Design ClockTest, start of the top module:
module ClockTest(
	input clk,
	input rst,
	input btn,
	output reg [6:0] seg,  
	output reg [3:0] an,
	output reg buttons_pressed, 
	output reg buttons_released 
);
Size in the first run: ~4300 cells after synthesis, roughly 100 flip-flops, ~16 I/O pins, ~30000 um2 of cells after synthesis.
export LEC_CHECK = 0
export ABC_AREA = 0
export CAP_MARGIN = 20
export CELL_PAD_IN_SITES_DETAIL_PLACEMENT = 0
export CELL_PAD_IN_SITES_GLOBAL_PLACEMENT = 0
export CORE_ASPECT_RATIO = 0.5
export CORE_MARGIN = 2
export CORE_UTILIZATION = 72
export CTS_CLUSTER_DIAMETER = 220
export CTS_CLUSTER_SIZE = 98
export GPL_ROUTABILITY_DRIVEN = 0
export PLACE_DENSITY = 0.35
export SETUP_SLACK_MARGIN = 5.0
export SLEW_MARGIN = 20
export TNS_END_PERCENT = 5
create_clock -name core_clock -period 57.8 [get_ports {clk}]
run.sh (not shown) runs the stock make flow with config.mk's settings and CLKGATE_MAP_FILE=.
The starting point produced a clean layout.
Edit:
Settings changed: ABC_AREA 0 to default, CELL_PAD_IN_SITES_DETAIL_PLACEMENT 0 to default, CELL_PAD_IN_SITES_GLOBAL_PLACEMENT 0 to default, CORE_ASPECT_RATIO 0.5 to default, CORE_UTILIZATION 72 to 18, CTS_CLUSTER_DIAMETER 220 to default, CTS_CLUSTER_SIZE 98 to default, GPL_ROUTABILITY_DRIVEN 0 to default, PLACE_DENSITY 0.35 to default, SETUP_SLACK_MARGIN 5.0 to default, TNS_END_PERCENT 5 to default.
Clock period 57.8 ns to 46.0 ns, I/O delays scaled along.
After rerunning: Synthesized area is unchanged. Routed wire length rises by 10%. Total power rises by 23%. Fmax rises by 1.9%. Clock skew rises by 0.0031 ns. Register-to-register slack got worse by 11 ns.
Edit:
Settings changed: ABC_AREA from default to 1, CORE_UTILIZATION 18 to 70, CTS_CLUSTER_SIZE from default to 87, HOLD_SLACK_MARGIN from default to -0.1, MAX_ROUTING_LAYER from default to met4.
Clock period 46.0 ns to 45.2 ns, I/O delays scaled along.
Outcome:
- worst setup slack gets better by 12 ns
- combinational power decreases by 39%
- wire length decreases by 15%
- via count increases by 1.6%
- die area decreases by about 70%
- final cell count decreases by 0.82%
- global-route usage increases by 25 points
- synthesized cell count increases by about 33%
- design area increases by 6.8%
Edit:
Settings changed: CORE_UTILIZATION 70 to 72, CTS_CLUSTER_SIZE 87 to default, HOLD_SLACK_MARGIN -0.1 to default, PLACE_DENSITY_LB_ADDON from default to 0.01, SETUP_SLACK_MARGIN from default to 2.71.
Clock period 45.2 ns to 25.9 ns, I/O delays scaled along.
- The changed run produced a clean layout
- setup slack gets worse by 12 ns
- final cell count rose by 5.1%
- worst hold slack gets worse by 0.0059 ns
- clock power rose by 66%
Edit:
Settings changed: ABC_AREA 1 to default, CORE_UTILIZATION 72 to 61, PLACE_DENSITY_LB_ADDON 0.01 to default, SETUP_SLACK_MARGIN 2.71 to default.
Clock period 25.9 ns to 32.8 ns, I/O delays scaled along.
Final area drops by 11%.
Clock skew climbs by 0.0042 ns.
Setup slack degrades by 2.1 ns.

---

== main ==
ClockTest again, from the RTL that the note above started with.
Settings: LEC_CHECK=0, ABC_AREA=0, CAP_MARGIN=20, CORE_MARGIN=7, CORE_UTILIZATION=40, CTS_CLUSTER_DIAMETER=171, CTS_CLUSTER_SIZE=99, PLACE_DENSITY=0.78, SETUP_SLACK_MARGIN=5.0, SLEW_MARGIN=20; clock period 50.0 ns.
diff inputs: main => the feature branch
Settings: CTS_CLUSTER_SIZE removed (was 99); CELL_PAD_IN_SITES_GLOBAL_PLACEMENT newly set to 2; GPL_ROUTABILITY_DRIVEN newly set to 1; ABC_AREA removed (was 0); SETUP_SLACK_MARGIN changed from 5.0 to -1.19; PLACE_DENSITY removed (was 0.78); CTS_CLUSTER_DIAMETER changed from 171 to 317; SLEW_MARGIN changed from 20 to 5; CORE_MARGIN changed from 7 to 9; PLACE_DENSITY_LB_ADDON newly set to 0.07; MIN_ROUTING_LAYER newly set to met2.
### Flow results
- Layout checks on the feature branch: not met. Flow itself completed; violations: design-rule violations.
- The run showing the greater total power density per cell area is the feature branch.
- Between main and the feature branch, the share of the core filled with cells does not differ in any meaningful way.
- Wire length | the feature branch above main

---

ClockTest again, from the RTL that the note above started with.
clock: 33.3 ns
lec_check: 0
cap_margin: 20
cell_pad_in_sites_detail_placement: 0
cell_pad_in_sites_global_placement: 0
core_margin: 2
core_utilization: 72
cts_cluster_diameter: 236
cts_cluster_size: 87
gpl_routability_driven: 0
place_density_lb_addon: 0.27
setup_slack_margin: 5.0
slew_margin: 20
tns_end_percent: 5
The starting point stopped in global routing (5_1_grt) (GRT-0116).
Rerun with:
- ABC_AREA: unset -> 1
- CORE_ASPECT_RATIO: unset -> 0.5
- CTS_CLUSTER_DIAMETER: 236 -> 220
- CTS_CLUSTER_SIZE: 87 -> 98
- PLACE_DENSITY: unset -> 0.43
- PLACE_DENSITY_LB_ADDON: 0.27 -> unset
- TNS_END_PERCENT: 5 -> unset
- clock period: 33.3 -> 57.8 ns (I/O delays scaled with it)
What happened:
- This time the run completed with no timing, DRC or antenna violations
- synthesized cell count increases by 33%
- synthesized area increases by 15%
- die size increases by 15%
Rerun with:
- CELL_PAD_IN_SITES_DETAIL_PLACEMENT: 0 -> unset
- CELL_PAD_IN_SITES_GLOBAL_PLACEMENT: 0 -> unset
- CORE_ASPECT_RATIO: 0.5 -> unset
- CORE_UTILIZATION: 72 -> 68
- CTS_CLUSTER_DIAMETER: 220 -> 294
- GPL_ROUTABILITY_DRIVEN: 0 -> unset
- PLACE_DENSITY: 0.43 -> unset
- SETUP_SLACK_MARGIN: 5.0 -> unset
- clock period: 57.8 -> 20.8 ns (I/O delays scaled with it)
Now the flow did not get past global routing (5_1_grt).
Area after synthesis is unchanged.
Synthesized cell count stays the same.
Die area grows by 5.6%.
Rerun with:
- ABC_AREA: 1 -> unset
- CORE_UTILIZATION: 68 -> 40
- CTS_CLUSTER_DIAMETER: 294 -> unset
- CTS_CLUSTER_SIZE: 98 -> unset
- clock period: 20.8 -> 50.0 ns (I/O delays scaled with it)
This time the run completed without violations.
Die size is higher by well over a third.
Area after synthesis is lower by roughly a tenth.
Synthesized cell count is lower by a quarter to a third.
Power and IR drop assume default switching activity.
